## flow/config.mk

```make
export PLATFORM = sky130hd
export DESIGN_NAME = conv
export DESIGN_NICKNAME = conv
export VERILOG_FILES = /design/flow/design.v
export SDC_FILE = /design/flow/constraint.sdc
export NUM_CORES = 4
export LEC_CHECK = 0
export ABC_AREA = 1
export CAP_MARGIN = 20
export CORE_MARGIN = 2
export CORE_UTILIZATION = 57
export CTS_CLUSTER_SIZE = 100
export SLEW_MARGIN = 20
```

## flow/constraint.sdc

```tcl
create_clock -name core_clock -period 5.9 [get_ports {clk}]
set_input_delay 1.1800 -clock core_clock [delete_from_list [all_inputs] [get_ports {clk}]]
set_output_delay 1.1800 -clock core_clock [all_outputs]
set_load 0.01 [all_outputs]
```

## flow/design.v

```verilog
`timescale 1ns / 1ps
module conv (
input [4:0] stride,
input  conv_enable, 
output reg [18:0] address1 , address2, write_address,
output reg end_reach, full_conv_end, dot_sum_end,
input clk,
input reset,
input [9:0] w1 ,h1,w2,h2,
output reg [9:0] width, height
  );
reg [9:0] H1_index_outer , V1_index_outer ;
reg [5:0]	v1_index_inner , h1_index_inner ;
reg dot_sum_start ;
always @ (posedge clk) begin	 
		if (reset) begin
			H1_index_outer = 0;
			V1_index_outer = 0;
			v1_index_inner = 0;
			h1_index_inner = 0;
			address1 = 0;
			address2 = 0;
			write_address = 0;
			end_reach = 0;
			dot_sum_end = 0;
			dot_sum_start = 1;
			full_conv_end = 0;
			width = 0;
			height = 0;
		end
		else if (conv_enable) begin
				if (dot_sum_start) begin
						v1_index_inner = 0;
						h1_index_inner = 0;
						dot_sum_start = 0;
						dot_sum_end =0;
				end	
				if (!full_conv_end) begin
					address1 = address1 + 2'b01;
					h1_index_inner = h1_index_inner + 2'b01 ;
					if (h1_index_inner == w2) begin			 
						v1_index_inner = v1_index_inner + 1;
						h1_index_inner = 6'b0;								
						address1 = (v1_index_inner + V1_index_outer )* w1 + H1_index_outer;
					end	
					if (v1_index_inner == h2) begin			 
						H1_index_outer = H1_index_outer + stride;
						address1 = V1_index_outer * w1 + H1_index_outer ;
						dot_sum_start = 1;
						dot_sum_end =1;
						v1_index_inner = 6'b0;
					end
					if ((H1_index_outer + w2) > w1	) begin		 
						width = H1_index_outer;
						dot_sum_start = 1;
						V1_index_outer = V1_index_outer + stride;
						H1_index_outer = 10'b0000000000;
						address1 = V1_index_outer * w1;
					end
					if (address1 == h1*w1 ) 		full_conv_end = 1;		 
					if ((address1 + 1) == h1*w1 ) 		height = V1_index_outer + 1;
					address2 = v1_index_inner*w2 + h1_index_inner;
					if (dot_sum_start)	write_address	= write_address + 1;
				end
		end
    end
endmodule 
```

## flow/run.sh

```bash
#!/bin/bash
# the make line also repeats each setting of config.mk as NAME=value (left out here)
make -C /OpenROAD-flow-scripts/flow DESIGN_CONFIG=/design/flow/config.mk WORK_HOME=/design/flow/orfs CLKGATE_MAP_FILE= finish
```

==> results of run 1 <==
==> repair_timing <==
action / CTS / global route
setup endpoints to repair: 94 / 93
pin swaps: 118 / 94
buffers inserted: 87 / 23
resized: 297 / 112
gates cloned: 6 / 0
==> per-layer routing <==
layer | wire, um | part of all wire [%] | up-vias | global-route usage, %
met4 | 7215 | 7.8 | 2 | 26.91
met2 | 41850 | 45 | 1533 | 67.18
li1 | - | - | 12084 | -
met3 | 9082 | 9.8 | 472 | 8.774
met1 | 34350 | 37 | 12548 | 49.29
met5 | 12 | 0.013 | - | 0
==> layout make-up <==
class                      instances  area share [%]
antenna                            1        0.007384
clock buffer                      10          0.7051
clock inverter                     6          0.1587
inverter                         843           9.440
multi-input combinational       2460           60.61
sequential                       110           6.512
tap                              585           2.160
timing repair buffer             823           20.40
==> stage by stage <==
stage               total power, uW  cells  TNS, ps  util, %  hold WS [ps]
floorplan                      5460   3528   -44870        -         445.3
global placement               8619   4714  -141140    72.95         454.7
detailed placement             8749   4714  -161240    72.95         455.5
CTS                           10010   4817   -81000    77.67         467.6
global route                  11330   4837  -120400    79.02         501.0
finish                        10430   4838   -96390    79.03         467.4
==> job_summary.md, run 1 <==
### Yosys + OpenROAD results

| Metric | Value |
|---|---|
| PD cells | 307.6 nW/um^2 |
| Top Consumer | combinational cells |
| Mux area share | less than 1% |
| Post-Syn Area | roughly 25000 sq um |
| Max-cap violations | 0 |
| CP Max Fanout | 6 |
| Io pins | 128 |
| Clock power share | roughly 6.2% |
| Clk power | 648 uW |
| DRT Pass-1 Iters | 6 |
| Core Box Area | around 43000 sq um |
| WL/cell | between 15 and 20 um |
| Worst setup EP type | register |
| Yosys stat cell total | around 3500 |
| Storage element area | between 2000 and 2500 sq um |
| Synth-to-Final Area Change | 37.36% |
| RSZ-0062 raised after global routing | true |
| Avg Cell Area, Syn | between 6 and 7 sq um |
| Worst R2R End | height[0] |
| Design Area, Final | approximately 34000 sq um |
| Synth cell count leaders | nand2_1, inv_1, fa_1, ha_1, nor2_1 |
| Final WS setup | -2390 ps |
| Post-synth top flop | dfxtp_1 |
| Tool Warnings | 34 |
| Internal reg-to-reg setup slack | -2390 ps |
| Critical Path Start | dot_sum_start |
| Largest net degree at the start of global routing | about 71 |
| Clock slew at reported path FFs | 80 ps |
| Flops after synth | approximately 110 |
| Via count | between 20000 and 30000 |
| Die height | 212.1 um |
| Filler instances | 3005 |
| Slew margin rel. | between 30% and 40% |
| Placed Area | roughly 31000 sq um |
| Latency at later pin | ~390 ps |
| Synth Area in Adders | 40.41% |
| Yosys warnings | 1 |
| Distinct cell type count after synthesis | between 50 and 60 |
| Final hold vios | 0 |
| Die W | about 210 um |
| Crit-path leading delay family | adder cells |
| CTS tree | yes |
| Final Max Tran Viols | 0 |
| Post-DP HPWL | ~70 mm |
| # hold bufs at CTS | 0 |
| Worst path slowest cell | fa_1 |
| Die Area | approximately 45000 sq um |
| Placer Congestion | 1.021 |
| Top non-seq family | adder cells |
| Worst hold start | v1_index_inner[2] |
| Clock root buffer | clkbuf_16 |
| Async set-reset flop share out of synthesis | 0% |
| Worst Path Arrival | 8580 ps |
| Internal power | around 5300 uW |
| Post-synthesis instance total | between 3000 and 4000 |
| First-pass GRT wire length | 142.7 mm |
| Critical path class | register to register |
| Bufs on Longest Clock Path | 2 |
| Comb power frac | between 80% and 90% |
| Peak per-stage delay on the critical path | roughly 540 ps |
| Core Rows | between 70 and 80 |
| Worst setup endpoint | height[0] |
| Seq pwr share | approximately 8.2% |
| CP startpoint kind | register |
| Vias in the first global route | 27595 |
| Combinational power | between 8000 and 9000 uW |
| CTS sink cnt | 110 |
| Total gr overflow | 0 |
| Initial antenna violation count | 1 |
| Synth area leader | fa_1 |
| Ranking of synthesized cells by area | fa_1, ha_1, nand2_1 |
| Fp_density | ~58% |
| XOR Share, Synth | under 10% |
| Num CTS Buffers | 9 |
| Worst R2R Start | dot_sum_start |
| Post-synth EDFFs | 0 |
| Critical Path RT | 6190 ps |
| Initial DRC count | between 2000 and 2500 |
| Sw power | around 5200 uW |
| Place WS | -2815 ps |
| Total global-route track usage | 41.18% |
| Final min period | 8290 ps |
| Synth Seq Share | 8.925% |
| Ao+oa area frac | under 10% |
| Worst Max-Slew Pin Slew | ~970 ps |
| Worst hold endpoint | v1_index_inner[2] |
| Vias per inst | roughly 5.5 |
| Area reported by Yosys stat | approximately 25000 sq um |
| Worst min-delay path class | register to register |
| Post-Route Skew | ~16 ps |
| WL final | between 90 and 100 mm |
| Post-route ant nets | 0 |
| Final worst-path cycle share | 140.5% |
| H-Tree Depth | 3 |
| Violated checks | negative setup slack |
| Cell mode on critical path | inv_1 |
| Crit. path cell count | around 53 |
| Seq. pwr | ~860 uW |
| Fin nets | 4904 |
| Most common cell in the netlist | nand2_1 |
| WHS Path Cells | 2 |
| Leakage | around 0.019 uW |
| Max Fclk | ~0.12 GHz |
| Buf+Inv Stages, Crit Path | 14 |
| DRC | 0 |
| Final setup viols | ~93 |
| Buffers on Ports | between 100 and 150 |
| Simple share | between 20% and 30% |
| Sw frac | around half |
| R2R depth | between 50 and 60 |
| Peak supply drop | roughly 410 uV |
| Logic area | 20540 sq um |
| Top cell area share | about a quarter |
| Status | finished with violations |
==> run 2, diff against run 1 <==
Settings changed: ABC_AREA 1 to not set, CORE_UTILIZATION 57 to 68, CTS_CLUSTER_DIAMETER set to 340, CTS_CLUSTER_SIZE 100 to 25, MAX_ROUTING_LAYER set to met4.
Clock period 5.9 ns to 8.8 ns, I/O delays scaled along.
==> job_summary.md, run 2 <==
### Metrics collected by this job

| Metric | Value |
|---|---|
| Status | aborted with a tool error (was finished with violations) |
| Failing step | global routing |
| Async set-reset flop share out of synthesis | 0% (unchanged) |
| Simple share | 20.39% (was 22.32%) |
| Flops after synth | 110 (unchanged) |
| Ranking of synthesized cells by area | fa_1, ha_1, dfxtp_1 (was fa_1, ha_1, nand2_1) |
| Synth area leader | fa_1 (unchanged) |
| Die Area | 36980 sq um (was 44970 sq um) |
| XOR Share, Synth | 7.944% (was 4.929%) |
| Buffers on Ports | 124 (unchanged) |
| Die W | 192.3 um (was 212.1 um) |
| H-Tree Depth | 3 (unchanged) |
| Core Rows | 68 (was 76) |
| Synth cell count leaders | inv_1, nand2_1, fa_1, ha_1, and2_1 (was nand2_1, inv_1, fa_1, ha_1, nor2_1) |
| Area reported by Yosys stat | 24110 sq um (was 24670 sq um) |
| Fp_density | 69.46% (was 57.53%) |
| Placer Congestion | 1.071 (was 1.021) |
| Ao+oa area frac | 10.75% (was 8.433%) |
| Synth Seq Share | 9.132% (was 8.925%) |
| Post-synth top flop | dfxtp_1 (unchanged) |
| Avg Cell Area, Syn | 8.207 sq um (was 6.998 sq um) |
| Yosys warnings | 1 (unchanged) |
| Post-DP HPWL | 63.04 mm (was 70.48 mm) |
| CTS sink cnt | 110 (unchanged) |
| Synth Area in Adders | 41.34% (was 40.41%) |
| Placed Area | 28840 sq um (was 31290 sq um) |
| Top cell area share | 25.99% (was 25.40%) |
| Clock root buffer | clkbuf_16 (unchanged) |
| Most common cell in the netlist | inv_1 (was nand2_1) |
| Post-Syn Area | 24110 sq um (was 24670 sq um) |
| Post-synthesis instance total | 2938 (was 3526) |
| Post-synth EDFFs | 0 (unchanged) |
| Bufs on Longest Clock Path | 2 (unchanged) |
| Distinct cell type count after synthesis | 86 (was 53) |
| Num CTS Buffers | 9 (unchanged) |
| Mux area share | 1.344% (was 0.08114%) |
| Yosys stat cell total | 2938 (was 3526) |
| Top non-seq family | adder cells (unchanged) |
| Io pins | 128 (unchanged) |
| Core Box Area | 34710 sq um (was 42890 sq um) |
| Die height | 192.3 um (was 212.1 um) |
## run 2: through the flow
step | setup slack, ps | hold slack, ps | total power [uW] | setup TNS, ps | instances
CTS | -204.7 | 456.2 | 4976 | -2118 | 3927
detailed placement | -1342 | 446.3 | 4276 | -17500 | 3836
global placement | -1167 | 439.2 | 4161 | -13290 | 3836
floorplan | -214.8 | 476.1 | 2715 | -2148 | 2940
## run 2: repair_timing
item / in CTS
resized: 190
pin swaps: 103
hold buffers: 0
setup buffers: 77
cloned: 2
setup endpoints to repair: 15
==> run 3, diff against run 2 <==
Settings changed: CAP_MARGIN 20 to 40, CELL_PAD_IN_SITES_GLOBAL_PLACEMENT set to 1, CORE_ASPECT_RATIO set to 0.5, CORE_MARGIN 2 to 8, CORE_UTILIZATION 68 to 60, CTS_CLUSTER_DIAMETER 340 to 192, CTS_CLUSTER_SIZE 25 to 59, MAX_ROUTING_LAYER met4 to not set, PLACE_DENSITY set to 0.39, SETUP_SLACK_MARGIN set to 2.76, SLEW_MARGIN 20 to 5, TNS_END_PERCENT set to 35.
Clock period 8.8 ns to 16.8 ns, I/O delays scaled along.
==> job_summary.md, run 3 <==
### Yosys + OpenROAD results

| Metric | Value |
|---|---|
| Area reported by Yosys stat | 24110 sq um (unchanged) |
| Seq pwr share | 13.3% |
| Buf+Inv Stages, Crit Path | 3 |
| Flops after synth | 110 (unchanged) |
| Ranking of synthesized cells by area | fa_1, ha_1, dfxtp_1 (unchanged) |
| Worst R2R Start | dot_sum_start |
| Worst Max-Slew Pin Slew | 920.2 ps |
| Final setup viols | 0 |
| R2R depth | 42 |
| Die W | 299.5 um (was 192.3 um) |
| Sw power | 1179 uW |
| Peak per-stage delay on the critical path | roughly 640 ps |
| Internal reg-to-reg setup slack | between 5000 and 6000 ps |
| Synth cell count leaders | inv_1, nand2_1, fa_1, ha_1, and2_1 (unchanged) |
| Worst hold start | address2[13] |
| Hold WS | between 400 and 500 ps |
| Buffers on Ports | 124 (unchanged) |
| Synth area leader | fa_1 (unchanged) |
| H-Tree Depth | 3 (unchanged) |
| Clk power | approximately 230 uW |
| CTS sink cnt | 110 (unchanged) |
| Largest net degree at the start of global routing | approximately 78 |
| Max-cap violations | 0 |
| Latency at later pin | around 400 ps |
| Synth-to-Final Area Change | 8.696% |
| Total global-route track usage | between 20 and 30% |
| Final hold vios | 0 |
| Clock slew at reported path FFs | around 80 ps |
| Final Max Tran Viols | 0 |
| Initial DRC count | between 1000 and 1500 |
| XOR Share, Synth | 7.944% (unchanged) |
| Synth Area in Adders | 41.34% (unchanged) |
| Via count | 20259 |
| Crit-path leading delay family | AND-OR/OR-AND gates |
| Peak supply drop | ~85 uV |
| WL final | ~70 mm |
| Post-Route Skew | ~32 ps |
| Most common cell in the netlist | inv_1 (unchanged) |
| DRC | 0 |
| Sw frac | roughly 54% |
| Worst setup EP type | register |
| Clock root buffer | clkbuf_16 (unchanged) |
| PD cells | a little over 80 nW/um^2 |
| Total power | approximately 2200 uW |
| Fin nets | between 3000 and 4000 |
| Post-synth top flop | dfxtp_1 (unchanged) |
| Core Box Area | 40010 sq um (was 34710 sq um) |
| Top non-seq family | adder cells (unchanged) |
| Critical path class | input port to register |
| Logic area | between 15000 and 20000 sq um |
| Worst setup endpoint | height[3] |
| CP startpoint kind | input port |
| Worst hold endpoint | address2[13] |
| Core Rows | 52 (was 68) |
| Initial antenna violation count | 2 |
| Seq. pwr | 290 uW |
| Die Area | 47250 sq um (was 36980 sq um) |
| Setup TNS Final | 0 ps |
| Post-DP HPWL | 55.43 mm (was 63.04 mm) |
| Worst path slowest cell | a2111oi_1 |
| Die height | 157.8 um (was 192.3 um) |
| Post-CTS Setup Bufs | 0 (was 77) |
| Slew margin rel. | between 30 and 40% |
| Filler instances | 3540 |
| Tool Warnings | 30 |
| Post-Syn Area | 24110 sq um (unchanged) |
| Post-synth EDFFs | 0 (unchanged) |
| CP Max Fanout | between 40 and 50 |
| WHS Path Cells | 2 |
| Ao+oa area frac | 10.75% (unchanged) |
| Yosys warnings | 1 (unchanged) |
| Final worst-path cycle share | between 70 and 80% |
| Final min period | 12930 ps |
| Synth Seq Share | 9.132% (unchanged) |
| Clock power share | about a tenth |
| Post-route ant nets | 0 |
| Crit. path cell count | 37 |
| Resized Gates After CTS | 0 (was 190) |
| Simple share | 20.39% (unchanged) |
| Critical Path RT | roughly 17000 ps |
| Bufs on Longest Clock Path | 2 (unchanged) |
| Critical Path Start | w2[7] |
| Num CTS Buffers | 9 (unchanged) |
| Status | timing/DRC/antenna clean (was aborted with a tool error) |
| Vias in the first global route | 20401 |
| Placer Congestion | 0.9734 (was 1.071) |
| Worst Path Arrival | around 13000 ps |
| Internal power | between 900 and 1000 uW |
| Fp_density | 60.26% (was 69.46%) |
| Async set-reset flop share out of synthesis | 0% (unchanged) |
| Top cell area share | 25.99% (unchanged) |
| N_diodes | 0 |
| CTS tree | yes |
| Worst R2R End | height[3] |
| Storage element area | 2202 sq um |
| Comb power frac | 76.1% |
| Avg Cell Area, Syn | 8.207 sq um (unchanged) |
| Cell mode on critical path | a21oi_1 |
| Total gr overflow | 0 |
| First-pass GRT wire length | about 110 mm |
| Max Fclk | 0.07732 GHz |
| RSZ-0062 raised after global routing | false |
| Worst min-delay path class | register to register |
| Vias per inst | 5.715 |
| # hold bufs at CTS | 0 (unchanged) |
| Top Consumer | combinational cells |
| WL/cell | 19.67 um |
| Yosys stat cell total | 2938 (unchanged) |
| DRT Pass-1 Iters | 5 |
| Post-synthesis instance total | 2938 (unchanged) |
| Io pins | 128 (unchanged) |
| Combinational power | approximately 1700 uW |
| Distinct cell type count after synthesis | 86 (unchanged) |
| Leakage | approximately 0.013 uW |
| Mux area share | 1.344% (unchanged) |
run 3: per-layer routing:
layer,GRT usage (%),part of all wire (%),vias up,routed length [um]
li1,-,-,9521,-
met1,41.80,46,10011,31980
met2,47.36,44,640,30510
met3,6.948,8.7,83,6088
met4,5.915,1.6,4,1114
met5,0,0.047,-,33
run 3: area by class of cell:
cell class	count	share of cell area (%)
multi-input cells	2269	75.36
flip-flops and latches	110	8.402
inverters	437	6.258
repair buffers	173	6.254
well taps	540	2.578
clock buffers	9	0.8593
clock inverters	7	0.2864
run 3: metrics by stage:
step                      util (%)  worst slack [ps]  std cells  area [sq um]
after floorplan                  -              5562       2940         24120
after global placement       64.58              3360       3524         25840
final                        65.50              3867       3545         26210
after CTS                    65.50              4005       3545         26210
after detailed placement     64.75              3610       3529         25910
after global routing         65.50              3304       3545         26210
==> run 4, diff against run 3 <==
Settings changed: CAP_MARGIN 40 to 10, CELL_PAD_IN_SITES_GLOBAL_PLACEMENT 1 to not set, CORE_ASPECT_RATIO 0.5 to not set, CORE_MARGIN 8 to 2, CORE_UTILIZATION 60 to 40, CTS_CLUSTER_DIAMETER 192 to not set, CTS_CLUSTER_SIZE 59 to 50, GPL_ROUTABILITY_DRIVEN set to 0, PLACE_DENSITY 0.39 to not set, SETUP_SLACK_MARGIN 2.76 to 2.38, SLEW_MARGIN 5 to 20, TNS_END_PERCENT 35 to not set.
Clock period 16.8 ns to 11.0 ns, I/O delays scaled along.
==> job_summary.md, run 4 <==
### Yosys + OpenROAD results

| Metric | Value |
|---|---|
| Distinct cell type count after synthesis | 86 (unchanged) |
| Peak per-stage delay on the critical path | 580 ps (was 640 ps) |
| Seq pwr share | 12.1% (was 13.3%) |
| Async set-reset flop share out of synthesis | 0% (unchanged) |
| Initial DRC count | 1524 (was 1401) |
| Top non-seq family | adder cells (unchanged) |
| Top Consumer | combinational cells (unchanged) |
| Tool Warnings | 31 (was 30) |
| Clk power | 392 uW (was 231 uW) |
| H-Tree Depth | 3 (unchanged) |
| Comb power frac | 77.1% (was 76.1%) |
| Critical Path Start | v1_index_inner[0] (was w2[7]) |
| Yosys warnings | 1 (unchanged) |
| Worst setup endpoint | height[3] (unchanged) |
| Vias per inst | 5.359 (was 5.715) |
| PD cells | 126.3 nW/um^2 (was 83.03 nW/um^2) |
| Post-DP HPWL | 59.53 mm (was 55.43 mm) |
| Final worst-path cycle share | 87.71% (was 76.98%) |
| Critical path class | register to register (was input port to register) |
| Flops after synth | 110 (unchanged) |
| RSZ-0062 raised after global routing | true (was false) |
| Die height | 249.5 um (was 157.8 um) |
| Peak supply drop | 160.1 uV (was 84.99 uV) |
| Synth Seq Share | 9.132% (unchanged) |
| Top layer reached by signal wires | met4 (was met5) |
| Synth cell count leaders | inv_1, nand2_1, fa_1, ha_1, and2_1 (unchanged) |
| Area reported by Yosys stat | 24110 sq um (unchanged) |
| Crit-path leading delay family | adder cells (was AND-OR/OR-AND gates) |
| Met1 Wirelength | 31.47 mm (was 31.98 mm) |
| Max-cap violations | 0 (unchanged) |
| Status | timing/DRC/antenna clean (unchanged) |
| WL final | 76.14 mm (was 69.72 mm) |
| DR WL met3 | 4.481 mm (was 6.088 mm) |
| Core Rows | 90 (was 52) |
| Leakage | 0.01371 uW (was 0.01259 uW) |
| Worst min-delay path class | register to register (unchanged) |
| Die W | 249.5 um (was 299.5 um) |
| Post-synth EDFFs | 0 (unchanged) |
| Max Fclk | between 0.1 and 0.15 GHz |
| Vias in the first global route | 21999 (was 20401) |
| CTS sink cnt | 110 (unchanged) |
| Mux area share | 1.344% (unchanged) |
| Combinational power | 2830 uW (was 1660 uW) |
| Top cell area share | 25.99% (unchanged) |
| # hold bufs at CTS | 0 (unchanged) |
| Post-Route Skew | 12.13 ps (was 31.55 ps) |
| Worst Max-Slew Pin Slew | 1085 ps (was 920.2 ps) |
| Simple share | 20.39% (unchanged) |
| R2R depth | 41 (was 42) |
| Num CTS Buffers | 9 (unchanged) |
| Bufs on Longest Clock Path | 2 (unchanged) |
| Synth area leader | fa_1 (unchanged) |
| Sw frac | 49.69% (was 54.15%) |
| Core Box Area | 60020 sq um (was 40010 sq um) |
| Final Max Tran Viols | 0 (unchanged) |
| Largest net degree at the start of global routing | 82 (was 78) |
| Yosys stat cell total | 2938 (unchanged) |
| Worst R2R End | height[3] (unchanged) |
| CP Max Fanout | 6 (was 45) |
| Post-synthesis instance total | 2938 (unchanged) |
| Total gr overflow | 0 (unchanged) |
| WHS Path Cells | 2 (unchanged) |
| Initial antenna violation count | 0 (was 2) |
| Buffers on Ports | 124 (unchanged) |
| Worst setup EP type | register (unchanged) |
| Latency at later pin | 400 ps (about the same) |
| Synth-to-Final Area Change | 20.30% (was 8.696%) |
| Fp_density | 40.18% (was 60.26%) |
| Post-route ant nets | 0 (unchanged) |
| Crit. path cell count | 41 (was 37) |
| XOR Share, Synth | 7.944% (unchanged) |
| Final hold vios | 0 (unchanged) |
| Buf+Inv Stages, Crit Path | 8 (was 3) |
| Worst Path Arrival | 9930 ps (was 13200 ps) |
| Slew margin rel. | 27.58% (was 37.88%) |
| Final setup viols | 0 (unchanged) |
| Io pins | 128 (unchanged) |
| Most common cell in the netlist | inv_1 (unchanged) |
| Via count | 21151 (was 20259) |
| Avg Cell Area, Syn | 8.207 sq um (unchanged) |
| CP startpoint kind | register (was input port) |
| Post-Syn Area | 24110 sq um (unchanged) |
| Worst R2R Start | v1_index_inner[0] (was dot_sum_start) |
| Met2 wire length | 37.03 mm (was 30.51 mm) |
| Sw power | 1821 uW (was 1179 uW) |
| First-pass GRT wire length | 120.5 mm (was 111.9 mm) |
| Ao+oa area frac | 10.75% (unchanged) |
| WL/cell | 19.29 um (was 19.67 um) |
| DRC | 0 (unchanged) |
| Clock slew at reported path FFs | 80 ps (about the same) |
| Final min period | 9648 ps |
| Worst hold endpoint | address2[4] (was address2[13]) |
| Worst path slowest cell | fa_1 (was a2111oi_1) |
| Internal power | 1844 uW (was 997.7 uW) |
| Critical Path RT | 11280 ps (was 17070 ps) |
| Post-synth top flop | dfxtp_1 (unchanged) |
| Setup TNS Final | 0 ps (unchanged) |
| Clock root buffer | clkbuf_16 (unchanged) |
| Hold WS | 459.6 ps (was 453.6 ps) |
| Synth Area in Adders | 41.34% (unchanged) |
| Die Area | 62260 sq um (was 47250 sq um) |
| CTS tree | yes (unchanged) |
| DRT Pass-1 Iters | 5 (unchanged) |
| Total global-route track usage | 24.47% (was 29.90%) |
| Worst hold start | address2[4] (was address2[13]) |
| N_diodes | 0 (unchanged) |
| Fin nets | 3817 (was 3657) |
| Internal reg-to-reg setup slack | 1350 ps (was 5520 ps) |
| Ranking of synthesized cells by area | fa_1, ha_1, dfxtp_1 (unchanged) |
| Clock power share | 10.7% (was 10.6%) |
| Seq. pwr | 445 uW (was 290 uW) |
## run 4: area by class of cell
type	count	area [sq um]
fill	5690	31010
clock inverter	7	113.9
timing repair buffer	333	3065
clock buffer	9	225.2
inverter	437	1640
multi-input combinational	2269	20770
tap	782	978.4
sequential	110	2211
## run 4: stage by stage
step,setup WS (ps),cells,utilization [%],area (sq um),total power (uW)
6_report,1352,3947,48.33,29010,3665
2_1_floorplan,1551,2940,-,24340,2217
3_3_place_gp,445.3,3826,44.58,26760,2824
5_1_grt,1022,3947,48.33,29010,4000
3_5_place_dp,204.2,3826,44.58,26760,2869
4_1_cts,1633,3896,47.00,28210,3490
## run 4: timing repair
action	4_1_cts	5_1_grt
resized	211	84
setup endpoints to repair	54	17
cloned	2	4
setup buffers	52	47
pin swaps	59	77
## run 4: layer usage
metal / up-vias / global-route usage [%]
met5: - / 0
met4: 0 / 10.03
met3: 149 / 3.525
met2: 688 / 42.25
met1: 10487 / 30.66
li1: 9827 / -
==> run 5, diff against run 4 <==
Settings changed: CAP_MARGIN 10 to 20, CTS_CLUSTER_SIZE 50 to not set, GPL_ROUTABILITY_DRIVEN 0 to not set, SETUP_SLACK_MARGIN 2.38 to 0.24.
Clock period 11.0 ns to 10.6 ns, I/O delays scaled along.
==> job_summary.md, run 5 <==
### Yosys + OpenROAD results

| Metric | Value |
|---|---|
| Status | timing/DRC/antenna clean (unchanged) |
| Critical path class | input port to register (was register to register) |
| Leakage | 0.01324 uW (was 0.01371 uW) |
| Crit-path leading delay family | adder cells (unchanged) |
| Worst path slowest cell | fa_1 (unchanged) |
| Post-DP HPWL | 63.45 mm (was 59.53 mm) |
| DRC | 0 (unchanged) |
| Yosys warnings | 1 (unchanged) |
| Placed Instances | 3891 (was 3826) |
| Top Consumer | combinational cells (unchanged) |
| Max Fclk | 0.1010 GHz |
| DR WL met3 | 4.007 mm (was 4.481 mm) |
| Worst setup endpoint | height[0] (was height[3]) |
| Util after Layout | 45.93% (was 48.33%) |
| Flops after synth | 110 (unchanged) |
| WL final | 77.01 mm (was 76.14 mm) |
| CP Max Fanout | 10 (was 6) |
| Total gr overflow | 0 (unchanged) |
| Filler instances | 5955 (was 5690) |
| Crit. path cell count | 35 (was 41) |
| Num CTS Buffers | 9 (unchanged) |
| Buf+Inv Stages, Crit Path | 5 (was 8) |
| Sw power | 1767 uW (was 1821 uW) |
| Core Box Area | 60020 sq um (unchanged) |
| WHS Path Cells | 2 (unchanged) |
| Sw frac | 49.96% (was 49.69%) |
| Met1 Wirelength | 33.22 mm (was 31.47 mm) |
| Internal power | 1771 uW (was 1844 uW) |
| Ao+oa area frac | 10.75% (unchanged) |
| Yosys stat cell total | 2938 (unchanged) |
| Logic area | 19840 sq um (was 20770 sq um) |
| Vias per inst | 5.329 (was 5.359) |
| Io pins | 128 (unchanged) |
| Post-synthesis instance total | 2938 (unchanged) |
| Peak per-stage delay on the critical path | 570 ps (was 580 ps) |
| Synth Seq Share | 9.132% (unchanged) |
| Distinct cell type count after synthesis | 86 (unchanged) |
| Post-synth top flop | dfxtp_1 (unchanged) |
| Final min period | 9902 ps |
| Synth cell count leaders | inv_1, nand2_1, fa_1, ha_1, and2_1 (unchanged) |
| Peak supply drop | 137.8 uV (was 160.1 uV) |
| Max-cap violations | 0 (unchanged) |
| Placed Area | 27120 sq um (was 26760 sq um) |
| Mux area share | 1.344% (unchanged) |
| Clk power | 397 uW (was 392 uW) |
| Post-Syn Area | 24110 sq um (unchanged) |
| Largest net degree at the start of global routing | 73 (was 82) |
| Initial DRC count | 1253 (was 1524) |
| Worst R2R Start | v1_index_inner[0] (unchanged) |
| Avg Cell Area, Syn | 8.207 sq um (unchanged) |
| Fin nets | 3781 (was 3817) |
| Final hold vios | 0 (unchanged) |
| R2R depth | 38 (was 41) |
| Synth-to-Final Area Change | 14.32% (was 20.30%) |
| Seq pwr share | 13.0% (was 12.1%) |
| Post-route ant nets | 0 (unchanged) |
| Worst hold endpoint | address2[16] (was address2[4]) |
| Tool Warnings | 28 (was 31) |
| First-pass GRT wire length | 122.0 mm (was 120.5 mm) |
| XOR Share, Synth | 7.944% (unchanged) |
| Placer Congestion | around 0.94 |
| WL/cell | 19.69 um (was 19.29 um) |
| Comb power frac | 75.8% (was 77.1%) |
| Bufs on Longest Clock Path | 2 (unchanged) |
| DRT Pass-1 Iters | 7 (was 5) |
| Worst hold start | address2[16] (was address2[4]) |
| Die Area | 62260 sq um (unchanged) |
| Worst Path Arrival | 10170 ps (was 9930 ps) |
| RSZ-0062 raised after global routing | false (was true) |
| Met2 wire length | 37.81 mm (was 37.03 mm) |
| Top layer reached by signal wires | met4 (unchanged) |
| Worst R2R End | height[0] (was height[3]) |
| Critical Path Start | stride[0] (was v1_index_inner[0]) |
| Final worst-path cycle share | 93.41% (was 87.71%) |
| Worst Max-Slew Pin Slew | 1030 ps (was 1085 ps) |
| Core Rows | 90 (unchanged) |
| Top cell area share | 25.99% (unchanged) |
| Die height | 249.5 um (unchanged) |
| Synth Area in Adders | 41.34% (unchanged) |
| Final WS setup | 698.2 ps (was 1352 ps) |
| CTS sink cnt | 110 (unchanged) |
| Combinational power | 2680 uW (was 2830 uW) |
| N_diodes | 0 (unchanged) |
| Vias in the first global route | 21742 (was 21999) |
| Total global-route track usage | 25.11% (was 24.47%) |
| Slew margin rel. | 30.81% (was 27.58%) |
| Clock power share | 11.2% (was 10.7%) |
| Final setup viols | 0 (unchanged) |
| H-Tree Depth | 3 (unchanged) |
| Initial antenna violation count | 0 (unchanged) |
| Die W | 249.5 um (unchanged) |
| Design Area, Final | 27570 sq um (was 29010 sq um) |
| Latency at later pin | 400 ps (about the same) |
| PD cells | 128.3 nW/um^2 (was 126.3 nW/um^2) |
| Final cell count without fillers | 3911 (was 3947) |
| Internal reg-to-reg setup slack | 930 ps (was 1350 ps) |
| Critical Path RT | 10870 ps (was 11280 ps) |
| Storage element area | 2202 sq um (was 2211 sq um) |
| Cell mode on critical path | fa_1 |
| Async set-reset flop share out of synthesis | 0% (unchanged) |
| Most common cell in the netlist | inv_1 (unchanged) |
| Ranking of synthesized cells by area | fa_1, ha_1, dfxtp_1 (unchanged) |
| Place WS | -28.91 ps (was 204.2 ps) |
| CTS tree | yes (unchanged) |
| Post-synth EDFFs | 0 (unchanged) |
| Final Max Tran Viols | 0 (unchanged) |
| Buffers on Ports | 124 (unchanged) |
| Fp_density | 40.18% (unchanged) |
| Top non-seq family | adder cells (unchanged) |
| Clock root buffer | clkbuf_16 (unchanged) |
| CP startpoint kind | input port (was register) |
| Worst setup EP type | register (unchanged) |
| Seq. pwr | 460 uW (was 445 uW) |
| Via count | 20843 (was 21151) |
| Synth area leader | fa_1 (unchanged) |
| Simple share | 20.39% (unchanged) |
| Worst min-delay path class | register to register (unchanged) |
| Clock slew at reported path FFs | 80 ps (about the same) |
| Post-Route Skew | 14.40 ps (was 12.13 ps) |
| Area reported by Yosys stat | 24110 sq um (unchanged) |
==> run 5: layout make-up <==
class	instances	area share [%]
Tap cell	782	3.550
Multi-Input combinational cell	2269	71.99
Sequential cell	110	7.989
Clock inverter	6	0.3314
Clock buffer	10	0.8306
Timing Repair Buffer	297	9.360
Inverter	437	5.951
==> run 5: layer usage <==
metal / vias up / track usage [%]
met2: 552 / 44.02
met3: 106 / 3.411
met1: 10415 / 32.35
met5: - / 0
met4: 0 / 6.902
li1: 9770 / -
==> run 5: metrics by stage <==
| stage | TNS [ps] | hold slack [ps] | total power (uW) |
|---|---|---|---|
| global route | 0 | 484.9 | 3882 |
| detailed placement | -157.9 | 446.8 | 3092 |
| finish | 0 | 459.9 | 3538 |
| global placement | 0 | 442.8 | 3070 |
| CTS | 0 | 462.5 | 3527 |
| floorplan | 0 | 476.1 | 2237 |
==> run 5: repair_timing <==
item,4_1_cts,5_1_grt
setup endpoints to repair,10,10
resized,1,23
gates cloned,0,0
buffers inserted,0,4
hold buffers,0,0
pin swaps,0,7
==> run 6, diff against run 5 <==
Settings changed: ABC_AREA set to 1, CORE_UTILIZATION 40 to 72, CTS_CLUSTER_DIAMETER set to 327, CTS_CLUSTER_SIZE set to 96, PLACE_DENSITY set to 0.42, SETUP_SLACK_MARGIN 0.24 to not set.
Clock period 10.6 ns to 6.42 ns, I/O delays scaled along.
==> job_summary.md, run 6 <==
### Metrics collected by this job

| Metric | Value |
|---|---|
| Status | aborted with a tool error (was timing/DRC/antenna clean) |
| Mux area share | 0.08114% (was 1.344%) |
| Synth Area in Adders | 40.41% (was 41.34%) |
| Total global-route track usage | roughly 90% |
| Fp_density | 73.40% (was 40.18%) |
| Flops after synth | 110 (unchanged) |
| Post-synth top flop | dfxtp_1 (unchanged) |
| Ranking of synthesized cells by area | fa_1, ha_1, nand2_1 (was fa_1, ha_1, dfxtp_1) |
| Placer Congestion | 1.046 (was 0.9428) |
| Yosys stat cell total | 3526 (was 2938) |
| Synth area leader | fa_1 (unchanged) |
| Ao+oa area frac | 8.433% (was 10.75%) |
| Bufs on Longest Clock Path | 2 (unchanged) |
| Core Rows | 67 (was 90) |
| Post-Syn Area | 24670 sq um (was 24110 sq um) |
| Post-synth EDFFs | 0 (unchanged) |
| Top cell area share | 25.40% (was 25.99%) |
| Post-DP HPWL | 74.73 mm (was 63.45 mm) |
| Simple share | 22.32% (was 20.39%) |
| Async set-reset flop share out of synthesis | 0% (unchanged) |
| Tool Error | [ERROR GRT-0116] Global routing finished with congestion. Check the congestion regions in the DRC Viewer. |
| Die Area | 35770 sq um (was 62260 sq um) |
| XOR Share, Synth | 4.929% (was 7.944%) |
| Total gr overflow | between 500 and 600 |
| Synth Seq Share | 8.925% (was 9.132%) |
| Top non-seq family | adder cells (unchanged) |
| Buffers on Ports | 124 (unchanged) |
| Io pins | 128 (unchanged) |
| Num CTS Buffers | 9 (unchanged) |
| Most common cell in the netlist | nand2_1 (was inv_1) |
| Area reported by Yosys stat | 24670 sq um (was 24110 sq um) |
| Distinct cell type count after synthesis | 53 (was 86) |
| Avg Cell Area, Syn | 6.998 sq um (was 8.207 sq um) |
| CTS sink cnt | 110 (unchanged) |
| Core Box Area | 33620 sq um (was 60020 sq um) |
| Die height | 189.1 um (was 249.5 um) |
| Synth cell count leaders | nand2_1, inv_1, fa_1, ha_1, nor2_1 (was inv_1, nand2_1, fa_1, ha_1, and2_1) |
| Clock root buffer | clkbuf_16 (unchanged) |
| Yosys warnings | 1 (unchanged) |
| Placed Area | 30660 sq um (was 27120 sq um) |
| H-Tree Depth | 3 (unchanged) |
| Failing step | global routing |
| Post-synthesis instance total | 3526 (was 2938) |
| Die W | 189.1 um (was 249.5 um) |
[run 6: repair_timing]
action | in CTS
setup buffers | 65
setup endpoints to repair | 94
pin swaps | 99
gates cloned | 6
hold buffers | 0
resized | 270
[run 6: metal layers]
metal	GRT overflow	track usage [%]
met1	13	84.80
met2	371	102.2
met3	17	75.14
met4	180	92.37
met5	3	46.84
[run 6: metrics by stage]
| step | hold WS, ps | setup slack [ps] | cells | setup TNS (ps) |
|---|---|---|---|---|
| floorplan | 445.3 | -1357 | 3528 | -22590 |
| global placement | 453.4 | -2136 | 4538 | -98680 |
| detailed placement | 468.5 | -2574 | 4538 | -128810 |
| CTS | 480.0 | -1834 | 4622 | -50560 |
==> run 7, diff against run 6 <==
Settings changed: ABC_AREA 1 to not set, CAP_MARGIN 20 to 0, CELL_PAD_IN_SITES_GLOBAL_PLACEMENT set to 0, CORE_ASPECT_RATIO set to 1.04, CTS_CLUSTER_DIAMETER 327 to 25, CTS_CLUSTER_SIZE 96 to 59, PLACE_DENSITY 0.42 to not set, PLACE_DENSITY_LB_ADDON set to 0.24, SETUP_SLACK_MARGIN set to 1.22.
Clock period 6.42 ns to 9.06 ns, I/O delays scaled along.
==> job_summary.md, run 7 <==
### Metrics collected by this job

| Metric | Value |
|---|---|
| Core Rows | 68 (was 67) |
| XOR Share, Synth | 7.944% (was 4.929%) |
| Placer Congestion | 1.048 (was 1.046) |
| Clock root buffer | clkbuf_16 (unchanged) |
| Ranking of synthesized cells by area | fa_1, ha_1, dfxtp_1 (was fa_1, ha_1, nand2_1) |
| Synth area leader | fa_1 (unchanged) |
| Area reported by Yosys stat | 24110 sq um (was 24670 sq um) |
| Die W | 183.5 um (was 189.1 um) |
| Most common cell in the netlist | inv_1 (was nand2_1) |
| Synth Seq Share | 9.132% (was 8.925%) |
| Die Area | 34970 sq um (was 35770 sq um) |
| CTS sink cnt | 110 (unchanged) |
| Fp_density | 72.86% (was 73.40%) |
| Io pins | 128 (unchanged) |
| Ao+oa area frac | 10.75% (was 8.433%) |
| Top cell area share | 25.99% (was 25.40%) |
| Buffers on Ports | 124 (unchanged) |
| H-Tree Depth | 3 (unchanged) |
| Post-DP HPWL | 62.37 mm (was 74.73 mm) |
| Post-synth EDFFs | 0 (unchanged) |
| Post-synth top flop | dfxtp_1 (unchanged) |
| Num CTS Buffers | 9 (unchanged) |
| Total global-route track usage | 79.98% |
| Yosys warnings | 1 (unchanged) |
| Avg Cell Area, Syn | 8.207 sq um (was 6.998 sq um) |
| Die height | 190.6 um (was 189.1 um) |
| Simple share | 20.39% (was 22.32%) |
| Synth Area in Adders | 41.34% (was 40.41%) |
| Post-synthesis instance total | 2938 (was 3526) |
| Mux area share | 1.344% (was 0.08114%) |
| Post-Syn Area | 24110 sq um (was 24670 sq um) |
| Place WS | -952.6 ps (was -2574 ps) |
| # hold bufs at CTS | 0 (unchanged) |
| Tool Error | [ERROR GRT-0232] Routing congestion too high. Check the congestion heatmap in the GUI. (was [ERROR GRT-0116] Global routing finished with congestion. Check the congestion regions in the DRC Viewer.) |
| Distinct cell type count after synthesis | 86 (was 53) |
| Yosys stat cell total | 2938 (was 3526) |
| Async set-reset flop share out of synthesis | 0% (unchanged) |
| Failing step | global routing (unchanged) |
| Bufs on Longest Clock Path | 2 (unchanged) |
| Total gr overflow | 31 |
| Flops after synth | 110 (unchanged) |
| Synth cell count leaders | inv_1, nand2_1, fa_1, ha_1, and2_1 (was nand2_1, inv_1, fa_1, ha_1, nor2_1) |
| Status | aborted with a tool error (unchanged) |
| Top non-seq family | adder cells (unchanged) |
| Placed Area | 28320 sq um (was 30660 sq um) |
| Core Box Area | 33100 sq um (was 33620 sq um) |
==> run 7: metal layers <==
layer,global-route usage [%],GRT overflow
met1,78.75,0
met2,94.67,16
met3,66.08,0
met4,82.22,15
met5,43.14,0
==> run 7: metrics by stage <==
stage                     instances  util [%]
after detailed placement       3730     85.56
after CTS                      3811     90.44
after global placement         3730     85.56
after floorplan                2940         -
==> run 7: what timing repair did <==
action	CTS
cloned	2
buffers inserted	63
resized	224
pin swaps	121
endpoints found under the setup margin	64
==> run 8, diff against run 7 <==
Settings changed: CAP_MARGIN 0 to 20, CELL_PAD_IN_SITES_GLOBAL_PLACEMENT 0 to not set, CORE_ASPECT_RATIO 1.04 to not set, CTS_CLUSTER_DIAMETER 25 to 371, CTS_CLUSTER_SIZE 59 to 25, PLACE_DENSITY_LB_ADDON 0.24 to 0.19, SETUP_SLACK_MARGIN 1.22 to 2.75.
Clock period 9.06 ns to 9.6 ns, I/O delays scaled along.
==> job_summary.md, run 8 <==
### Metrics collected by this job

| Metric | Value |
|---|---|
| Status | aborted with a tool error (unchanged) |
| Failing step | global routing (unchanged) |
| CTS sink cnt | 110 (unchanged) |
| Avg Cell Area, Syn | 8.207 sq um (unchanged) |
| Top cell area share | 25.99% (unchanged) |
| Ao+oa area frac | 10.75% (unchanged) |
| Core Rows | 67 (was 68) |
| Post-DP HPWL | 58.61 mm (was 62.37 mm) |
| Top non-seq family | adder cells (unchanged) |
| Distinct cell type count after synthesis | 86 (unchanged) |
| Bufs on Longest Clock Path | 2 (unchanged) |
| Synth area leader | fa_1 (unchanged) |
| Placer Congestion | 1.001 (was 1.048) |
| Post-synth EDFFs | 0 (unchanged) |
| Simple share | 20.39% (unchanged) |
| XOR Share, Synth | 7.944% (unchanged) |
| Num CTS Buffers | 9 (unchanged) |
| Buffers on Ports | 124 (unchanged) |
| Post-synth top flop | dfxtp_1 (unchanged) |
| Synth Area in Adders | 41.34% (unchanged) |
| # hold bufs at CTS | 0 (unchanged) |
| Core Box Area | 33280 sq um (was 33100 sq um) |
| Io pins | 128 (unchanged) |
| H-Tree Depth | 3 (unchanged) |
| Clock root buffer | clkbuf_16 (unchanged) |
| Ranking of synthesized cells by area | fa_1, ha_1, dfxtp_1 (unchanged) |
| Post-synthesis instance total | 2938 (unchanged) |
| Yosys warnings | 1 (unchanged) |
| Mux area share | 1.344% (unchanged) |
| Die W | 187.0 um (was 183.5 um) |
| Most common cell in the netlist | inv_1 (unchanged) |
| Area reported by Yosys stat | 24110 sq um (unchanged) |
| Synth cell count leaders | inv_1, nand2_1, fa_1, ha_1, and2_1 (unchanged) |
| Flops after synth | 110 (unchanged) |
| Placed Instances | 3612 (was 3730) |
| Fp_density | 72.45% (was 72.86%) |
| Synth Seq Share | 9.132% (unchanged) |
| Placed Area | 27510 sq um (was 28320 sq um) |
| Yosys stat cell total | 2938 (unchanged) |
| Place WS | -754.6 ps (was -952.6 ps) |
| Die height | 187.0 um (was 190.6 um) |
| Async set-reset flop share out of synthesis | 0% (unchanged) |
| Die Area | 34970 sq um (about the same) |
| Post-Syn Area | 24110 sq um (unchanged) |
-- run 8: per-stage QoR --
stage          setup TNS, ps  util [%]
3_3_place_gp           -6125     82.65
4_1_cts                    0     88.46
2_1_floorplan              0         -
3_5_place_dp           -7429     82.65
-- run 8: repair_timing --
| action | 4_1_cts |
|---|---|
| pin swaps | 123 |
| setup endpoints to repair | 94 |
| setup buffers | 77 |
| gates resized | 257 |
| cloned | 5 |
==> run 9, diff against run 8 <==
Settings changed: CELL_PAD_IN_SITES_DETAIL_PLACEMENT set to 1, CELL_PAD_IN_SITES_GLOBAL_PLACEMENT set to 1, CORE_ASPECT_RATIO set to 0.73, CORE_UTILIZATION 72 to 52, CTS_CLUSTER_DIAMETER 371 to 192, CTS_CLUSTER_SIZE 25 to 21, GPL_TIMING_DRIVEN set to 1, HOLD_SLACK_MARGIN set to -0.1, PLACE_DENSITY set to 0.52, PLACE_DENSITY_LB_ADDON 0.19 to not set, SETUP_SLACK_MARGIN 2.75 to not set, TNS_END_PERCENT set to 35.
Clock period 9.6 ns to 7.38 ns, I/O delays scaled along.
==> job_summary.md, run 9 <==
### Metrics collected by this job

| Metric | Value |
|---|---|
| Status | aborted with a tool error (unchanged) |
| Failing step | clock tree synthesis (was global routing) |
| Tool Error | [ERROR DPL-0033] detailed placement checks failed during check placement. |
| Buffers on Ports | 124 (unchanged) |
| Placed Instances | 4130 (was 3612) |
| Synth Seq Share | 9.132% (unchanged) |
| Distinct cell type count after synthesis | 86 (unchanged) |
| Die Area | 48130 sq um (was 34970 sq um) |
| Avg Cell Area, Syn | 8.207 sq um (unchanged) |
| XOR Share, Synth | 7.944% (unchanged) |
| Most common cell in the netlist | inv_1 (unchanged) |
| Async set-reset flop share out of synthesis | 0% (unchanged) |
| Synth area leader | fa_1 (unchanged) |
| Ranking of synthesized cells by area | fa_1, ha_1, dfxtp_1 (unchanged) |
| Mux area share | 1.344% (unchanged) |
| Synth Area in Adders | 41.34% (unchanged) |
| Post-DP HPWL | 87.06 mm (was 58.61 mm) |
| Top non-seq family | adder cells (unchanged) |
| Io pins | 128 (unchanged) |
| Die height | 188.0 um (was 187.0 um) |
| Simple share | 20.39% (unchanged) |
| Post-synth top flop | dfxtp_1 (unchanged) |
| Placer Congestion | 1.003 (was 1.001) |
| Area reported by Yosys stat | 24110 sq um (unchanged) |
| Post-synthesis instance total | 2938 (unchanged) |
| Ao+oa area frac | 10.75% (unchanged) |
| Placed Area | 30150 sq um (was 27510 sq um) |
| Synth cell count leaders | inv_1, nand2_1, fa_1, ha_1, and2_1 (unchanged) |
| Flops after synth | 110 (unchanged) |
| Post-synth EDFFs | 0 (unchanged) |
| Yosys stat cell total | 2938 (unchanged) |
| Post-Syn Area | 24110 sq um (unchanged) |
| Top cell area share | 25.99% (unchanged) |
| Fp_density | 52.59% (was 72.45%) |
| Yosys warnings | 1 (unchanged) |
| Core Rows | 67 (unchanged) |
| Core Box Area | 45860 sq um (was 33280 sq um) |
| Die W | 256.0 um (was 187.0 um) |
-- run 9: stage by stage --
stage	worst slack [ps]	setup TNS, ps	hold WS, ps	power, uW	utilization, %
after floorplan	-1348	-20200	476.1	3287	-
after global placement	-2318	-58100	438.7	5318	65.76
after detailed placement	-2787	-101970	449.3	5649	65.76
==> run 10, diff against run 9 <==
Settings changed: CAP_MARGIN 20 to 0, CELL_PAD_IN_SITES_DETAIL_PLACEMENT 1 to not set, CORE_MARGIN 2 to 8, CORE_UTILIZATION 52 to 60, CTS_CLUSTER_SIZE 21 to 59, GPL_ROUTABILITY_DRIVEN set to 0, GPL_TIMING_DRIVEN 1 to not set, HOLD_SLACK_MARGIN -0.1 to not set, PLACE_DENSITY 0.52 to 0.39, SETUP_SLACK_MARGIN set to -1.66, SLEW_MARGIN 20 to 30.
Clock period 7.38 ns to 16.8 ns, I/O delays scaled along.
==> job_summary.md, run 10 <==
### Yosys + OpenROAD results

| Metric | Value |
|---|---|
| Worst setup EP type | register |
| Critical Path Start | w2[6] |
| Post-route ant nets | 0 |
| Total global-route track usage | 29.33% |
| R2R depth | 39 |
| Peak per-stage delay on the critical path | around 620 ps |
| CTS sink cnt | 110 |
| Ao+oa area frac | 10.75% (unchanged) |
| Vias in the first global route | between 20000 and 25000 |
| Comb power frac | approximately 75% |
| Final WS setup | 3710 ps |
| CTS tree | yes |
| Worst hold endpoint | address2[10] |
| Synth area leader | fa_1 (unchanged) |
| Cell mode on critical path | a21oi_1 |
| Final hold vios | 0 |
| DRC | 0 |
| Top non-seq family | adder cells (unchanged) |
| Synth-to-Final Area Change | 8.271% |
| Final worst-path cycle share | 77.92% |
| Met2 Resource Use GR | 45.76% |
| Buf+Inv Stages, Crit Path | 4 |
| WL final | slightly below 70 mm |
| Yosys warnings | 1 (unchanged) |
| WL/cell | ~20 um |
| Combinational power | between 1500 and 2000 uW |
| Avg Cell Area, Syn | 8.207 sq um (unchanged) |
| H-Tree Depth | 3 |
| DRT Pass-1 Iters | 6 |
| Clock root buffer | clkbuf_16 |
| Setup TNS Final | 0 ps |
| Place WS | 3372 ps (was -2787 ps) |
| Logic area | 19770 sq um |
| Die height | 187.3 um (was 188.0 um) |
| # hold bufs at CTS | 0 |
| Latency at later pin | about 380 ps |
| Worst Path Arrival | roughly 13000 ps |
| Final setup viols | 0 |
| Final Max Tran Viols | 0 |
| Placed Area | 25800 sq um (was 30150 sq um) |
| Sw power | around 1100 uW |
| Post-synth top flop | dfxtp_1 (unchanged) |
| Yosys stat cell total | 2938 (unchanged) |
| Critical Path RT | 17030 ps |
| Resized Gates After CTS | 0 |
| Seq pwr share | between 10 and 15% |
| Crit-path leading delay family | simple AND/OR/NAND/NOR gates |
| Ranking of synthesized cells by area | fa_1, ha_1, dfxtp_1 (unchanged) |
| Via count | roughly 20000 |
| Vias per inst | between 5 and 6 |
| Worst hold start | address2[10] |
| Largest net degree at the start of global routing | just under 60 |
| WHS Path Cells | 2 |
| Worst setup endpoint | height[4] |
| CP startpoint kind | input port |
| Crit. path cell count | 38 |
| Simple share | 20.39% (unchanged) |
| Seq. pwr | 291 uW |
| Synth cell count leaders | inv_1, nand2_1, fa_1, ha_1, and2_1 (unchanged) |
| Synth Seq Share | 9.132% (unchanged) |
| Max Fclk | 0.07639 GHz |
| Area reported by Yosys stat | 24110 sq um (unchanged) |
| Internal power | around 1000 uW |
| Worst R2R Start | dot_sum_start |
| Core Rows | 62 (was 67) |
| Mux area share | 1.344% (unchanged) |
| Max-cap violations | 0 |
| Synth Area in Adders | 41.34% (unchanged) |
| Final min period | ~13000 ps |
| N_diodes | 0 |
| Status | timing/DRC/antenna clean (was aborted with a tool error) |
| Util after Layout | about two thirds |
| Sw frac | between 50% and 60% |
| Filler instances | around 3400 |
| Die Area | 46940 sq um (was 48130 sq um) |
| Peak supply drop | ~75 uV |
| First-pass GRT wire length | around 110 mm |
| Total gr overflow | 0 |
| Storage element area | 2202 sq um |
| Worst path slowest cell | a2111oi_1 |
| Tool Warnings | 30 |
| Worst R2R End | height[4] |
| Die W | 250.6 um (was 256.0 um) |
| Clock power share | between 10% and 20% |
| Met1 GRT Util | roughly 40% |
| RSZ-0062 raised after global routing | false |
| CP Max Fanout | around 45 |
| Post-CTS Setup Bufs | 0 |
| Initial antenna violation count | 3 |
| Post-Syn Area | 24110 sq um (unchanged) |
| Fin nets | about 3700 |
| Clock slew at reported path FFs | roughly 80 ps |
| PD cells | 80.76 nW/um^2 |
| Post-synth EDFFs | 0 (unchanged) |
| Core Box Area | 39490 sq um (was 45860 sq um) |
| Design Area, Final | 26110 sq um |
| Clk power | approximately 230 uW |
| Async set-reset flop share out of synthesis | 0% (unchanged) |
| Post-synthesis instance total | 2938 (unchanged) |
| Internal reg-to-reg setup slack | 5490 ps |
| Num CTS Buffers | 9 |
| GR Util met3 | about 6.8% |
| Flops after synth | 110 (unchanged) |
| Slew margin rel. | a little under two fifths |
| XOR Share, Synth | 7.944% (unchanged) |
| Grt peak-use layer | met2 |
| Most common cell in the netlist | inv_1 (unchanged) |
| Top cell area share | 25.99% (unchanged) |
| Worst min-delay path class | register to register |
| Buffers on Ports | 124 (unchanged) |
| Worst Max-Slew Pin Slew | between 900 and 1000 ps |
| Bufs on Longest Clock Path | 2 |
| Distinct cell type count after synthesis | 86 (unchanged) |
| Leakage | around 0.013 uW |
| Initial DRC count | ~1700 |
| Post-DP HPWL | 54.94 mm (was 87.06 mm) |
| Top Consumer | combinational cells |
| Critical path class | input port to register |
| Post-Route Skew | roughly 28 ps |
| Io pins | 128 (unchanged) |
| Fp_density | 61.07% (was 52.59%) |
[run 10: area by class of cell]
type,instances,area share (%)
flip-flops and latches,110,8.435
clock inverters,7,0.2780
repair buffers,167,5.981
multi-input cells,2269,75.71
inverters,437,6.283
clock buffers,9,0.8626
well taps,512,2.454
[run 10: routing by layer]
layer,share of wire (%),up-vias
met5,0.038,-
met4,2.8,4
met3,9.6,127
met2,44,789
met1,44,9959
li1,-,9515
[run 10: metrics by stage]
step                hold WS (ps)  total power (uW)  cells
CTS                        455.9              2090   3511
global route               480.0              2303   3511
detailed placement         445.8              1847   3495
floorplan                  476.1              1412   2940
finish                     457.5              2109   3511
global placement           439.4              1819   3495
==> run 11, diff against run 10 <==
Settings changed: CAP_MARGIN 0 to 20, CELL_PAD_IN_SITES_GLOBAL_PLACEMENT 1 to not set, CORE_ASPECT_RATIO 0.73 to not set, CORE_MARGIN 8 to 2, CORE_UTILIZATION 60 to 72, CTS_CLUSTER_DIAMETER 192 to 327, CTS_CLUSTER_SIZE 59 to 96, GPL_ROUTABILITY_DRIVEN 0 to not set, PLACE_DENSITY 0.39 to not set, PLACE_DENSITY_LB_ADDON set to 0.07, SETUP_SLACK_MARGIN -1.66 to not set, SLEW_MARGIN 30 to 20, TNS_END_PERCENT 35 to 5.
Clock period 16.8 ns to 7.0 ns, I/O delays scaled along.
==> job_summary.md, run 11 <==
### Metrics collected by this job

| Metric | Value |
|---|---|
| Placer Congestion | around 1.1 |
| Total global-route track usage | about 78% |
| # hold bufs at CTS | 0 (unchanged) |
| Avg Cell Area, Syn | 8.207 sq um (unchanged) |
| Post-synth top flop | dfxtp_1 (unchanged) |
| Most common cell in the netlist | inv_1 (unchanged) |
| Core Rows | 67 (was 62) |
| XOR Share, Synth | 7.944% (unchanged) |
| Top non-seq family | adder cells (unchanged) |
| H-Tree Depth | 3 (unchanged) |
| Status | aborted with a tool error (was timing/DRC/antenna clean) |
| Synth cell count leaders | inv_1, nand2_1, fa_1, ha_1, and2_1 (unchanged) |
| Io pins | 128 (unchanged) |
| Async set-reset flop share out of synthesis | 0% (unchanged) |
| Die Area | 34970 sq um (was 46940 sq um) |
| Post-Syn Area | 24110 sq um (unchanged) |
| Synth area leader | fa_1 (unchanged) |
| Yosys warnings | 1 (unchanged) |
| Die W | 187.0 um (was 250.6 um) |
| Yosys stat cell total | 2938 (unchanged) |
| Synth Seq Share | 9.132% (unchanged) |
| Ao+oa area frac | 10.75% (unchanged) |
| Post-DP HPWL | 67.40 mm (was 54.94 mm) |
| Fp_density | 72.45% (was 61.07%) |
| Post-synth EDFFs | 0 (unchanged) |
| Mux area share | 1.344% (unchanged) |
| Flops after synth | 110 (unchanged) |
| Simple share | 20.39% (unchanged) |
| Synth Area in Adders | 41.34% (unchanged) |
| Die height | 187.0 um (was 187.3 um) |
| Num CTS Buffers | 9 (unchanged) |
| Total gr overflow | around 63 |
| Area reported by Yosys stat | 24110 sq um (unchanged) |
| Top cell area share | 25.99% (unchanged) |
| Post-synthesis instance total | 2938 (unchanged) |
| Bufs on Longest Clock Path | 2 (unchanged) |
| Failing step | global routing |
| Distinct cell type count after synthesis | 86 (unchanged) |
| Clock root buffer | clkbuf_16 (unchanged) |
| Buffers on Ports | 124 (unchanged) |
| Core Box Area | 33280 sq um (was 39490 sq um) |
| Tool Error | [ERROR GRT-0232] Routing congestion too high. Check the congestion heatmap in the GUI. |
| CTS sink cnt | 110 (unchanged) |
| Ranking of synthesized cells by area | fa_1, ha_1, dfxtp_1 (unchanged) |
## run 11: what timing repair did
item | CTS
cloned | 2
gates resized | 243
pin swaps | 94
endpoints found under the setup margin | 92
setup buffers | 42
## run 11: routing by layer
layer | GRT overflow | track usage, %
met1 | 3 | 77.77
met4 | 32 | 77.93
met5 | 0 | 30.08
met3 | 2 | 62.83
met2 | 26 | 94.84
## run 11: metrics by stage
| stage | setup WS [ps] | instance area (sq um) | power [uW] | instances | hold WS, ps |
|---|---|---|---|---|---|
| floorplan | -1657 | 24330 | 3443 | 2940 | 476.1 |
| global placement | -2573 | 29700 | 5399 | 3939 | 440.1 |
| detailed placement | -2752 | 29700 | 5591 | 3940 | 442.8 |
| CTS | -1683 | 31150 | 6505 | 3999 | 453.6 |
==> run 12, diff against run 11 <==
Settings changed: CORE_UTILIZATION 72 to 71, CTS_CLUSTER_DIAMETER 327 to not set, CTS_CLUSTER_SIZE 96 to 61, MAX_ROUTING_LAYER set to met4, PLACE_DENSITY_LB_ADDON 0.07 to 0.26, TNS_END_PERCENT 5 to not set.
Clock period 7.0 ns to 9.54 ns, I/O delays scaled along.
==> job_summary.md, run 12 <==
### Yosys + OpenROAD results

| Metric | Value |
|---|---|
| Worst Max-Slew Pin Slew | approximately 1100 ps |
| Critical path class | input port to register |
| Total gr overflow | 0 |
| Clock power share | under 10% |
| Worst Path Arrival | roughly 10000 ps |
| Tool Warnings | 28 |
| Latency at later pin | 390 ps |
| Final Max Tran Viols | 0 |
| Combinational power | 3630 uW |
| Worst hold endpoint | address2[12] |
| Comb power frac | between 80 and 90% |
| Critical Path RT | approximately 9800 ps |
| Vias per inst | approximately 6.2 |
| Storage element area | about 2200 sq um |
| Initial antenna violation count | 2 |
| Flops after synth | 110 (unchanged) |
| Crit-path leading delay family | AND-OR/OR-AND gates |
| Internal power | around 2300 uW |
| Clock slew at reported path FFs | around 80 ps |
| Worst path slowest cell | clkdlybuf4s50_1 |
| Worst min-delay path class | register to register |
| Max Fclk | about 0.10 GHz |
| DR WL met3 | roughly 8.2 mm |
| Fin nets | about 3900 |
| Util after Layout | a little under nine tenths |
| Internal reg-to-reg setup slack | -30 ps |
| Slew margin rel. | 28.95% |
| Distinct cell type count after synthesis | 86 (unchanged) |
| Io pins | 128 (unchanged) |
| Final setup viols | 10 |
| Area reported by Yosys stat | 24110 sq um (unchanged) |
| Clk power | roughly 380 uW |
| Initial DRC count | 2134 |
| Top cell area share | 25.99% (unchanged) |
| Clock root buffer | clkbuf_16 (unchanged) |
| Synth Area in Adders | 41.34% (unchanged) |
| Top layer reached by signal wires | met4 |
| Post-route ant nets | 0 |
| Post-synthesis instance total | 2938 (unchanged) |
| CP Max Fanout | 7 |
| Synth Seq Share | 9.132% (unchanged) |
| Post-synth EDFFs | 0 (unchanged) |
| Worst R2R End | height[0] |
| Core Rows | 67 (unchanged) |
| DRT Pass-1 Iters | 8 |
| # hold bufs at CTS | 0 (unchanged) |
| Ranking of synthesized cells by area | fa_1, ha_1, dfxtp_1 (unchanged) |
| Met1 Wirelength | roughly 29 mm |
| Final WS setup | -198.7 ps |
| Vias in the first global route | 23177 |
| Buf+Inv Stages, Crit Path | 9 |
| Filler instances | between 1500 and 2000 |
| DRC | 0 |
| Placed Instances | 3636 (was 3940) |
| WHS Path Cells | 2 |
| Total global-route track usage | a little over two fifths |
| R2R depth | about 47 |
| Worst hold start | address2[12] |
| WL/cell | around 21 um |
| Final hold vios | 0 |
| Synth cell count leaders | inv_1, nand2_1, fa_1, ha_1, and2_1 (unchanged) |
| Post-synth top flop | dfxtp_1 (unchanged) |
| Worst R2R Start | dot_sum_start |
| Die Area | 35450 sq um (was 34970 sq um) |
| Synth area leader | fa_1 (unchanged) |
| Post-Syn Area | 24110 sq um (unchanged) |
| Bufs on Longest Clock Path | 2 (unchanged) |
| Via count | ~23000 |
| Mux area share | 1.344% (unchanged) |
| Top non-seq family | adder cells (unchanged) |
| Met2 wire length | around 36 mm |
| CTS tree | yes |
| Buffers on Ports | 124 (unchanged) |
| WL final | 77.70 mm |
| Ao+oa area frac | 10.75% (unchanged) |
| Die height | 188.3 um (was 187.0 um) |
| Seq. pwr | 509 uW |
| H-Tree Depth | 3 (unchanged) |
| Yosys warnings | 1 (unchanged) |
| Violated checks | negative setup slack |
| Post-Route Skew | 13.21 ps |
| CP startpoint kind | input port |
| Synth-to-Final Area Change | 19.22% |
| Async set-reset flop share out of synthesis | 0% (unchanged) |
| Core Box Area | 33450 sq um (was 33280 sq um) |
| Most common cell in the netlist | inv_1 (unchanged) |
| Yosys stat cell total | 2938 (unchanged) |
| Place WS | -886.9 ps (was -2752 ps) |
| Logic area | approximately 20000 sq um |
| Fp_density | 72.09% (was 72.45%) |
| First-pass GRT wire length | 119.0 mm |
| Final worst-path cycle share | 102.1% |
| XOR Share, Synth | 7.944% (unchanged) |
| Status | finished with violations (was aborted with a tool error) |
| Worst setup EP type | register |
| Simple share | 20.39% (unchanged) |
| Largest net degree at the start of global routing | 82 |
| CTS sink cnt | 110 (unchanged) |
| Sw frac | between 40% and 50% |
| Seq pwr share | between 10% and 20% |
| Top Consumer | combinational cells |
| Avg Cell Area, Syn | 8.207 sq um (unchanged) |
| Placer Congestion | 1.024 (was 1.104) |
| Peak per-stage delay on the critical path | 560 ps |
| Peak supply drop | ~170 uV |
| PD cells | between 150 and 200 nW/um^2 |
| Final cell count without fillers | ~3700 |
| Setup TNS Final | -854.6 ps |
| Leakage | approximately 0.014 uW |
| Total power | around 4500 uW |
| Num CTS Buffers | 9 (unchanged) |
| Max-cap violations | 0 |
| Worst setup endpoint | height[0] |
| Critical Path Start | h2[4] |
| Die W | 188.3 um (was 187.0 um) |
| Sw power | ~2200 uW |
| Final min period | 9739 ps |
| Crit. path cell count | approximately 44 |
| Post-DP HPWL | 59.55 mm (was 67.40 mm) |
==> run 12: per-stage QoR <==
| stage | area (sq um) | hold WS, ps |
|---|---|---|
| 2_1_floorplan | 24140 | 476.1 |
| 3_3_place_gp | 27330 | 439.4 |
| 3_5_place_dp | 27330 | 445.0 |
| 4_1_cts | 27890 | 455.5 |
| 5_1_grt | 28750 | 485.5 |
| 6_report | 28750 | 458.0 |
==> run 12: layout make-up <==
class / count / share of cell area, %
Multi-Input combinational cell: 2269 / 71.30
Timing Repair Buffer: 417 / 12.39
Sequential cell: 110 / 7.686
Inverter: 437 / 5.719
Tap cell: 448 / 1.950
Clock buffer: 9 / 0.7834
Clock inverter: 6 / 0.1523
Antenna cell: 3 / 0.02611
==> run 12: metal layers <==
| metal | vias up | global-route usage, % |
|---|---|---|
| met1 | 11049 | 54.79 |
| met2 | 1558 | 70.62 |
| met3 | 407 | 7.096 |
| met4 | 0 | 18.90 |
| li1 | 10006 | - |
| met5 | - | - |
==> run 12: repair_timing <==
item | 4_1_cts | 5_1_grt
gates resized | 44 | 149
endpoints found under the setup margin | 10 | 11
buffers inserted | 12 | 31
pin swaps | 21 | 86
gates cloned | 1 | 0
Power figures rest on the tool's default switching activity, not on a simulated workload.
